Setup of the baseline:
// ALU
module ALU(
  input         clock,
                reset,
                io_flush_valid,
                io_FU_input_valid,
  input  [6:0]  io_FU_input_bits_decoded_instruction_PRD,
  input         io_FU_input_bits_decoded_instruction_RD_valid,
  input  [20:0] io_FU_input_bits_decoded_instruction_IMM,
  input  [2:0]  io_FU_input_bits_decoded_instruction_FUNCT3,
  input  [1:0]  io_FU_input_bits_decoded_instruction_packet_index,
  input  [5:0]  io_FU_input_bits_decoded_instruction_ROB_index,
  input  [3:0]  io_FU_input_bits_decoded_instruction_MOB_index,
  input  [4:0]  io_FU_input_bits_decoded_instruction_instructionType,
  input         io_FU_input_bits_decoded_instruction_needs_ALU,
                io_FU_input_bits_decoded_instruction_needs_branch_unit,
                io_FU_input_bits_decoded_instruction_SUBTRACT,
                io_FU_input_bits_decoded_instruction_MULTIPLY,
                io_FU_input_bits_decoded_instruction_FENCE,
                io_FU_input_bits_decoded_instruction_IS_IMM,
  input  [31:0] io_FU_input_bits_RS1_data,
                io_FU_input_bits_RS2_data,
                io_FU_input_bits_fetch_PC,
  output        io_FU_output_valid,
  output [6:0]  io_FU_output_bits_PRD,
  output [31:0] io_FU_output_bits_RD_data,
  output        io_FU_output_bits_RD_valid,
  ...
For scale: about 1500 cells after synthesis, roughly 85 flip-flops, ~240 I/O pins, roughly 11000 um2 of cells after synthesis.
make LEC_CHECK=0 CAP_MARGIN=20 CORE_ASPECT_RATIO=0.5 CORE_MARGIN=2 CORE_UTILIZATION=48 CTS_CLUSTER_DIAMETER=245 CTS_CLUSTER_SIZE=98 GPL_ROUTABILITY_DRIVEN=0 GPL_TIMING_DRIVEN=1 MIN_ROUTING_LAYER=met1 PLACE_DENSITY=0.43 SETUP_SLACK_MARGIN=1.24 SLEW_MARGIN=15 TNS_END_PERCENT=35 finish   # period 7.71 ns
run.sh (not shown) runs the stock make flow with config.mk's settings and CLKGATE_MAP_FILE=.
The baseline | status: complete | timing, DRC, antenna: pass
Modified inputs, the candidate compared to the baseline
Settings: CTS_CLUSTER_DIAMETER no longer set, was 245; CTS_CLUSTER_SIZE now 84, was 98; CORE_ASPECT_RATIO no longer set, was 0.5; SETUP_SLACK_MARGIN now -0.07, was 1.24; PLACE_DENSITY now 0.44, was 0.43; CORE_UTILIZATION now 51, was 48; the clock period (ns, I/O delays scaled along) now 3.05, was 7.71.
--- outcome ---
Combined area of all synthesized cells of the baseline is on par with the candidate.
Per the final summary, the baseline finished and its layout is clean on timing, DRC and antenna.
The candidate did not make it past 5_1_grt, where a tool error ended it.
Buffer count from post-CTS setup fixing, the baseline and the candidate: smaller value in the baseline
The candidate vs. the baseline: total of cells resized after clock tree synthesis went up; detailed-placement wirelength estimate up 14%; full die area dropped about 6%; vertical die size went up about 36%; count of placed standard cells including taps moved up.
[the candidate] area of the core region fell 1200 um2 relative to the baseline

v55:
Starting RTL as in the previous note.
export LEC_CHECK = 0
export ABC_AREA = 1
export CAP_MARGIN = 20
export CORE_MARGIN = 2
export CORE_UTILIZATION = 72
export CTS_CLUSTER_DIAMETER = 400
export CTS_CLUSTER_SIZE = 96
export GPL_ROUTABILITY_DRIVEN = 0
export PLACE_DENSITY = 0.83
export SETUP_SLACK_MARGIN = 0.49
export SLEW_MARGIN = 20
export TNS_END_PERCENT = 10
create_clock -name core_clock -period 1.98 [get_ports {clock}]
v55 terminated abnormally: global placement reported GPL-0301.
For v31, these inputs were changed with respect to v55:
==> flow/config.mk <==
export PLATFORM = sky130hd
export DESIGN_NAME = ALU
export DESIGN_NICKNAME = ALU
export VERILOG_FILES = /design/flow/design.v
export SDC_FILE = /design/flow/constraint.sdc
export NUM_CORES = 4
export LEC_CHECK = 0
export ABC_AREA = 1
export CAP_MARGIN = 20
export CORE_MARGIN = 2
export CORE_UTILIZATION = 52
export CTS_CLUSTER_DIAMETER = 371
export CTS_CLUSTER_SIZE = 95
export PLACE_DENSITY = 0.42
export SLEW_MARGIN = 20
export TNS_END_PERCENT = 35
==> flow/constraint.sdc <==
create_clock -name core_clock -period 3.07 [get_ports {clock}]
set_input_delay 0.6140 -clock core_clock [delete_from_list [all_inputs] [get_ports {clock}]]
set_output_delay 0.6140 -clock core_clock [all_outputs]
set_load 0.01 [all_outputs]
## What came out
From v31 to v55, share of flip-flops with an asynchronous set or reset did not move at all. Summary of the comparison: vertical extent of the die is higher in v31, relative to v55. Comparing row count for v31 and v55, the bigger number came from v31. v31: area of the die higher than v55. None of the runs v31 and v55 ends with a clean layout. Delta (v31 minus v55): floorplan die width shows an increase of 17%, initial core utilization shows a reduction of 20 points.
## Diff of input files: v8 against v31
diff --git a/flow/config.mk b/flow/config.mk
--- a/flow/config.mk
+++ b/flow/config.mk
@@ -9,0 +10 @@
+export CORE_ASPECT_RATIO = 0.5
@@ -11,4 +12,4 @@
-export CORE_UTILIZATION = 52
-export CTS_CLUSTER_DIAMETER = 371
-export CTS_CLUSTER_SIZE = 95
-export PLACE_DENSITY = 0.42
+export CORE_UTILIZATION = 51
+export CTS_CLUSTER_DIAMETER = 382
+export CTS_CLUSTER_SIZE = 98
+export SETUP_SLACK_MARGIN = -0.6
@@ -16 +16,0 @@
-export TNS_END_PERCENT = 35
==> flow/constraint.sdc <==
create_clock -name core_clock -period 6.0 [get_ports {clock}]
set_input_delay 1.2000 -clock core_clock [delete_from_list [all_inputs] [get_ports {clock}]]
set_output_delay 1.2000 -clock core_clock [all_outputs]
set_load 0.01 [all_outputs]
--- outcome ---
On synthesized area, v31 and v8 are neck and neck. Against v31, v8 reports a worst slack after detailed placement that is higher. Of v31 and v8, the run reporting the higher total die size was v8. v31: aborted in global routing (tool error). v8 finished end to end and its layout was clean on timing, DRC and antenna. v8 -> v31: compound-cell area share of the yosys netlist delta 0, exact match. In the tables for v31 and v8, cell total after placement reads higher with v31. Reported for v31 and v8, count of state elements after synthesis turned out identical to the last digit. Between v8 and v31, it is v8 whose total placed instance area is lower, by 20%. The yosys stat chip area on v31 is in line with that on v8. The run showing the greater placer's final routability congestion estimate is v31.
diff inputs: v8 => v51
diff --git a/flow/config.mk b/flow/config.mk
--- a/flow/config.mk
+++ b/flow/config.mk
@@ -12 +12 @@
-export CORE_UTILIZATION = 51
+export CORE_UTILIZATION = 58
@@ -14 +14 @@
-export CTS_CLUSTER_SIZE = 98
+export CTS_CLUSTER_SIZE = 20
@@ -16,0 +17 @@
+export TNS_END_PERCENT = 5
## What came out
[v51] global-route usage rose 3.3 points relative to v8. v8 reports its uppermost layer routed as met5 while v51 reports met4. | timing-limited maximum frequency | higher: v8 |. v51 improves on v8 in die area. Going from v8 to v51, total met2 wirelength after detailed routing shrank by a few percent. From v8 to v51 the numbers moved as follows: final instance count without filler cells went down 28; final clock period utilization by the worst path climbed 6.3 points; worst hold slack held steady. v51 ended with less total routed wirelength than v8.
[inputs] v14 vs v51
diff --git a/flow/config.mk b/flow/config.mk
--- a/flow/config.mk
+++ b/flow/config.mk
@@ -10 +9,0 @@
-export CORE_ASPECT_RATIO = 0.5
@@ -12 +11 @@
-export CORE_UTILIZATION = 58
+export CORE_UTILIZATION = 40
@@ -17 +15,0 @@
-export TNS_END_PERCENT = 5
[summary]
- Power is higher on v51
- Of v14 and v51, v14 shows the lower utilization, with v51 above it.
- Across both runs, via count of the first global-routing pass was lower for v14 than for v51.
- There was hardly any difference in clock transition at the register clock pins on the worst setup and hold paths after CTS between v51 and v14.
- Against v51, setup slack in v14 came out better.
- v14 completed every stage of the flow, and the final layout passed the timing, design-rule and antenna checks.
- Lower fraction of power consumed by sequential logic goes to v51 over v14.
diff inputs: v14 => v3
==> flow/config.mk <==
export PLATFORM = sky130hd
export DESIGN_NAME = ALU
export DESIGN_NICKNAME = ALU
export VERILOG_FILES = /design/flow/design.v
export SDC_FILE = /design/flow/constraint.sdc
export NUM_CORES = 4
export LEC_CHECK = 0
export CAP_MARGIN = 0
export CELL_PAD_IN_SITES_GLOBAL_PLACEMENT = 2
export CORE_MARGIN = 2
export CORE_UTILIZATION = 39
export CTS_CLUSTER_DIAMETER = 103
export CTS_CLUSTER_SIZE = 56
export GPL_ROUTABILITY_DRIVEN = 0
export HOLD_SLACK_MARGIN = 0.19
export MIN_ROUTING_LAYER = met1
export SLEW_MARGIN = 20
==> results <==
In the tables for v14 and v3, aggregate routed wire length reads lower with v3. Against v14, post-route cell area in v3 came out better. A capture point of the worst path of arithmetic_result[0] is what v14 shows, while arithmetic_result[31] belongs to v3. Diff v14 -> v3: core utilization now larger; largest net degree at the start of global routing now sits lower; count of multi-input gates shows a reduction of 29%; worst path setup slack after routing now smaller.
Power is estimated from default activity; no workload was simulated.
